== build 36 ==
// FM_demodulator
module FM_demodulator
          (
           clk,
           reset,
           clk_enable,
           inp_I,
           inp_Q,
           out_fm
          );
For scale: roughly 9300 cells after synthesis, roughly 150 flip-flops, ~94 I/O pins, ~84000 um^2 of cells after synthesis.
Settings: LEC_CHECK=0, CAP_MARGIN=15, CORE_MARGIN=2, CORE_UTILIZATION=72, CTS_CLUSTER_DIAMETER=215, CTS_CLUSTER_SIZE=34, HOLD_SLACK_MARGIN=0.3, PLACE_DENSITY=0.4, SLEW_MARGIN=20; clock period 12.9 ns.
run.sh (not shown) runs the stock make flow with config.mk's settings and CLKGATE_MAP_FILE=.
| build 36 | all stages done | FAIL | setup timing |
[inputs] build 84 vs build 36
- SLEW_MARGIN now 10, was 20
- HOLD_SLACK_MARGIN no longer set, was 0.3
- CTS_CLUSTER_DIAMETER now 151, was 215
- MAX_ROUTING_LAYER now met4, previously not set
- TNS_END_PERCENT now 70, previously not set
- SETUP_SLACK_MARGIN now 3.73, previously not set
- CORE_UTILIZATION now 47, was 72
- CELL_PAD_IN_SITES_DETAIL_PLACEMENT now 0, previously not set
- CAP_MARGIN now 20, was 15
- GPL_TIMING_DRIVEN now 1, previously not set
- CTS_CLUSTER_SIZE now 48, was 34
- PLACE_DENSITY no longer set, was 0.4
- CORE_ASPECT_RATIO now 0.74, previously not set
==> comparison <==
- Min global-route usage across build 84 and build 36: build 84
- Number of clock buffers in the layout, build 84 and build 36, lower one = build 84.
- Lower highest clock rate among build 84 and build 36: build 84
- Setup slack: build 84 less than build 36
- The number of buffers inserted during clock tree synthesis of build 84 falls short of that of build 36 by 8.
- Layout checks on build 84: not met. Flow itself completed; violations: setup timing.
- Compared with build 36, build 84 shows a routed wire length that is 24000 um higher.
- Between build 84 and build 36, it is build 84 whose non-clock buffer count is higher, by about 7%.
- Re count of cells resized by post-cts repair: build 36 was higher than build 84.
- Looking at maximum clock insertion buffer count, build 84 sits 1 lower than build 36 does.
Modified inputs, build 44 compared to build 84
- changing SLEW_MARGIN from 10 to 20
- removing CORE_ASPECT_RATIO (formerly 0.74)
- changing CTS_CLUSTER_DIAMETER from 151 to 215
- removing MAX_ROUTING_LAYER (formerly met4)
- removing CELL_PAD_IN_SITES_DETAIL_PLACEMENT (formerly 0)
- changing CAP_MARGIN from 20 to 15
- changing SETUP_SLACK_MARGIN from 3.73 to 3.4
- removing GPL_TIMING_DRIVEN (formerly 1)
- removing TNS_END_PERCENT (formerly 70)
- changing CORE_UTILIZATION from 47 to 72
- changing CTS_CLUSTER_SIZE from 48 to 34
- setting PLACE_DENSITY to 0.35 for the first time
==> comparison <==
- STATUS run=build 44 STAGES=ALL_DONE FINAL_CHECKS=FAILED CAUSE=setup timing
- Die outline height | build 44 below build 84
- Diff build 84..build 44 | area of the synthesized netlist per yosys stat | negligible
- Build 84 reports its top routing layer in use as met4 while build 44 reports met5.
- Of the two values seen for critical path launch point, inp_Q[14] was produced by build 44 and inp_I[9] by build 84.
- Looking at register-to-register setup slack, build 44 sits 90 ps above build 84.
- NOTE area after detailed placement build 84->build 44 decreased slightly
- Going from build 84 to build 44, routing usage on met2 grows by 25 points.
- Detailed-routed wire length on met2 of build 44 falls short of that of build 84 slightly.
- Build 44: number of instances in the placed design is 7.1% lower than what build 84 reported.
- Note that the horizontal die size recorded for build 84 amounts to 1.4 times the value seen in build 44.

FM_demodulator again, from the RTL that the note above started with.
Settings: LEC_CHECK=0, CAP_MARGIN=30, CORE_ASPECT_RATIO=1.48, CORE_MARGIN=10, CORE_UTILIZATION=40, CTS_CLUSTER_DIAMETER=331, CTS_CLUSTER_SIZE=100, PLACE_DENSITY_LB_ADDON=0.3, SLEW_MARGIN=25, TNS_END_PERCENT=15; clock period 25.0 ns.
The baseline finished with timing, DRC and antenna clean.
Rerun with:
Settings changed: CAP_MARGIN 30 to 20, CORE_ASPECT_RATIO 1.48 to 0.63, CORE_MARGIN 10 to 3, CTS_CLUSTER_DIAMETER 331 to default, CTS_CLUSTER_SIZE 100 to 69, GPL_TIMING_DRIVEN from default to 0, PLACE_DENSITY_LB_ADDON 0.3 to default, SETUP_SLACK_MARGIN from default to -1.69, SLEW_MARGIN 25 to 20, TNS_END_PERCENT 15 to default.
=> The new run completed with no timing, DRC or antenna violations. Cell count went up by a few percent. Routed wire length went up by about a fifth. Worst setup slack loses 2.8 ns. Die area went down by a few percent. Final area went up slightly. Fmax went down by roughly a tenth. Area after synthesis does not change. Register-to-register slack loses 2.6 ns. Count of clock-buffer cells in the layout stays the same. Global-route usage went up by 6.7 points.
Rerun with:
Settings changed: ABC_AREA from default to 1, CAP_MARGIN 20 to 15, CELL_PAD_IN_SITES_DETAIL_PLACEMENT from default to 2, CELL_PAD_IN_SITES_GLOBAL_PLACEMENT from default to 2, GPL_ROUTABILITY_DRIVEN from default to 0, MAX_ROUTING_LAYER from default to met5, MIN_ROUTING_LAYER from default to met2, PLACE_DENSITY_LB_ADDON from default to 0.17, TNS_END_PERCENT from default to 95.
The changed run ended with an error in 5_1_grt on GRT-0116. Synthesized cell count rose by 14%. Die area rose by about 3%. Synthesized area rose by about 3%.
Rerun with:
Settings changed: ABC_AREA 1 to default, CAP_MARGIN 15 to 20, CELL_PAD_IN_SITES_DETAIL_PLACEMENT 2 to default, CELL_PAD_IN_SITES_GLOBAL_PLACEMENT 2 to default, CORE_ASPECT_RATIO 0.63 to default, CORE_MARGIN 3 to 2, CTS_CLUSTER_SIZE 69 to default, GPL_ROUTABILITY_DRIVEN 0 to default, GPL_TIMING_DRIVEN 0 to default, MAX_ROUTING_LAYER met5 to default, MIN_ROUTING_LAYER met2 to default, PLACE_DENSITY_LB_ADDON 0.17 to default, SETUP_SLACK_MARGIN -1.69 to default, TNS_END_PERCENT 95 to default.
Effect: The changed run produced a clean layout; area after synthesis shrinks by 3.1%; synthesized cell count shrinks by 12%; die size shrinks by 3.9%.

Starting RTL as in the previous note.
export LEC_CHECK = 0
export CAP_MARGIN = 20
export CORE_MARGIN = 2
export CORE_UTILIZATION = 72
export CTS_CLUSTER_SIZE = 42
export HOLD_SLACK_MARGIN = 0.29
export PLACE_DENSITY_LB_ADDON = 0.0
export SETUP_SLACK_MARGIN = 2.92
export SLEW_MARGIN = 20
export TNS_END_PERCENT = 5
create_clock -name core_clock -period 12.4 [get_ports {clk}]
The starting point completed and failed the layout checks on setup timing.
Next try:
--- a/flow/config.mk
+++ b/flow/config.mk
@@ -14 +14 @@
-export SETUP_SLACK_MARGIN = 2.92
+export SETUP_SLACK_MARGIN = -1.14
@@ -16 +15,0 @@
-export TNS_END_PERCENT = 5
Result: The changed run finished but fails on setup timing. Cell area rises by 0.60%. Sequential share of layout area barely changes. Setup slack improves by 82 ps. Routed wire length rises by 0.43%. Synthesized cell count does not change. First-iteration DRC count rises by 1.7%.
Next try:
--- a/flow/config.mk
+++ b/flow/config.mk
@@ -10,5 +10,2 @@
-export CORE_UTILIZATION = 72
-export CTS_CLUSTER_SIZE = 42
-export HOLD_SLACK_MARGIN = 0.29
-export PLACE_DENSITY_LB_ADDON = 0.0
-export SETUP_SLACK_MARGIN = -1.14
+export CORE_UTILIZATION = 65
+export CTS_CLUSTER_DIAMETER = 215
==> flow/constraint.sdc (replaced) <==
create_clock -name core_clock -period 20.6 [get_ports {clk}]
set_input_delay 4.1200 -clock core_clock [delete_from_list [all_inputs] [get_ports {clk}]]
set_output_delay 4.1200 -clock core_clock [all_outputs]
set_load 0.01 [all_outputs]
With this change the flow completed without violations.
Die size goes up by about 11%.
Cell count goes down by 4.9%.
Wire length is higher by 1.6%.
Via count drops by 5.9%.
Setup slack improved by 3600 ps.
Global-route usage shrinks by 3.3 points.
Next try:
--- a/flow/config.mk
+++ b/flow/config.mk
@@ -11 +10,0 @@
-export CTS_CLUSTER_DIAMETER = 215
==> flow/constraint.sdc (replaced) <==
create_clock -name core_clock -period 16.9 [get_ports {clk}]
set_input_delay 3.3800 -clock core_clock [delete_from_list [all_inputs] [get_ports {clk}]]
set_output_delay 3.3800 -clock core_clock [all_outputs]
set_load 0.01 [all_outputs]
Outcome: Setup slack got worse by 760 ps; register-to-register slack degrades by 1600 ps; non-clock buffer count rises by 353; clock skew climbs by 3.9 ps.
Next try:
--- a/flow/config.mk
+++ b/flow/config.mk
@@ -10 +10,3 @@
-export CORE_UTILIZATION = 65
+export CORE_UTILIZATION = 66
+export CTS_CLUSTER_DIAMETER = 43
+export SETUP_SLACK_MARGIN = -1.32
@@ -11,0 +14 @@
+export TNS_END_PERCENT = 35
==> flow/constraint.sdc (replaced) <==
create_clock -name core_clock -period 22.9 [get_ports {clk}]
set_input_delay 4.5800 -clock core_clock [delete_from_list [all_inputs] [get_ports {clk}]]
set_output_delay 4.5800 -clock core_clock [all_outputs]
set_load 0.01 [all_outputs]
Wire length decreases by 0.94%.
Synthesized cell count is unchanged.
Register-to-register slack improves by 3600 ps.
Area after synthesis stays the same.
Worst setup slack improves by 2400 ps.

Starting RTL as in the previous note.
clock: 22.7 ns
lec_check: 0
cap_margin: 15
cell_pad_in_sites_detail_placement: 1
core_aspect_ratio: 0.79
core_margin: 2
core_utilization: 41
cts_cluster_size: 48
min_routing_layer: met2
place_density_lb_addon: 0.14
setup_slack_margin: -1.97
slew_margin: 20
tns_end_percent: 50
==> next run, changes <==
==> flow/config.mk (replaced) <==
export PLATFORM = sky130hd
export DESIGN_NAME = FM_demodulator
export DESIGN_NICKNAME = FM_demodulator
export VERILOG_FILES = /design/flow/design.v
export SDC_FILE = /design/flow/constraint.sdc
export NUM_CORES = 4
export LEC_CHECK = 0
export ABC_AREA = 1
export CAP_MARGIN = 20
export CORE_MARGIN = 2
export CORE_UTILIZATION = 63
export PLACE_DENSITY = 0.38
export SLEW_MARGIN = 20
==> flow/constraint.sdc (replaced) <==
create_clock -name core_clock -period 13.4 [get_ports {clk}]
set_input_delay 2.6800 -clock core_clock [delete_from_list [all_inputs] [get_ports {clk}]]
set_output_delay 2.6800 -clock core_clock [all_outputs]
set_load 0.01 [all_outputs]
Result: The changed run finished clean; first-iteration DRC count went down by 41%; critical path depth went down by 1; count of clock-buffer cells in the layout went down by 11; routed wire length hardly moves.
==> next run, changes <==
--- a/flow/config.mk
+++ b/flow/config.mk
@@ -11,2 +11,3 @@
-export CORE_UTILIZATION = 63
-export PLACE_DENSITY = 0.38
+export CORE_UTILIZATION = 72
+export CTS_CLUSTER_DIAMETER = 338
+export CTS_CLUSTER_SIZE = 99
@@ -13,0 +15 @@
+export TNS_END_PERCENT = 10
==> flow/constraint.sdc (replaced) <==
create_clock -name core_clock -period 11.7 [get_ports {clk}]
set_input_delay 2.3400 -clock core_clock [delete_from_list [all_inputs] [get_ports {clk}]]
set_output_delay 2.3400 -clock core_clock [all_outputs]
set_load 0.01 [all_outputs]
=>
- The changed run never finished: it broke off in global routing (5_1_grt) with GRT-0232
- area after synthesis does not change
- die size came out lower by about 12%
- synthesized cell count is unchanged
==> next run, changes <==
--- a/flow/config.mk
+++ b/flow/config.mk
@@ -8 +7,0 @@
-export ABC_AREA = 1
@@ -11,3 +10 @@
-export CORE_UTILIZATION = 72
-export CTS_CLUSTER_DIAMETER = 338
-export CTS_CLUSTER_SIZE = 99
+export CORE_UTILIZATION = 40
@@ -15 +11,0 @@
-export TNS_END_PERCENT = 10
==> flow/constraint.sdc (replaced) <==
create_clock -name core_clock -period 23.5 [get_ports {clk}]
set_input_delay 4.7000 -clock core_clock [delete_from_list [all_inputs] [get_ports {clk}]]
set_output_delay 4.7000 -clock core_clock [all_outputs]
set_load 0.01 [all_outputs]
With this change the flow passed the timing, design-rule and antenna checks.
Area after synthesis goes down by 3.1%.
Die area went up by 73%.
Synthesized cell count drops by 12%.
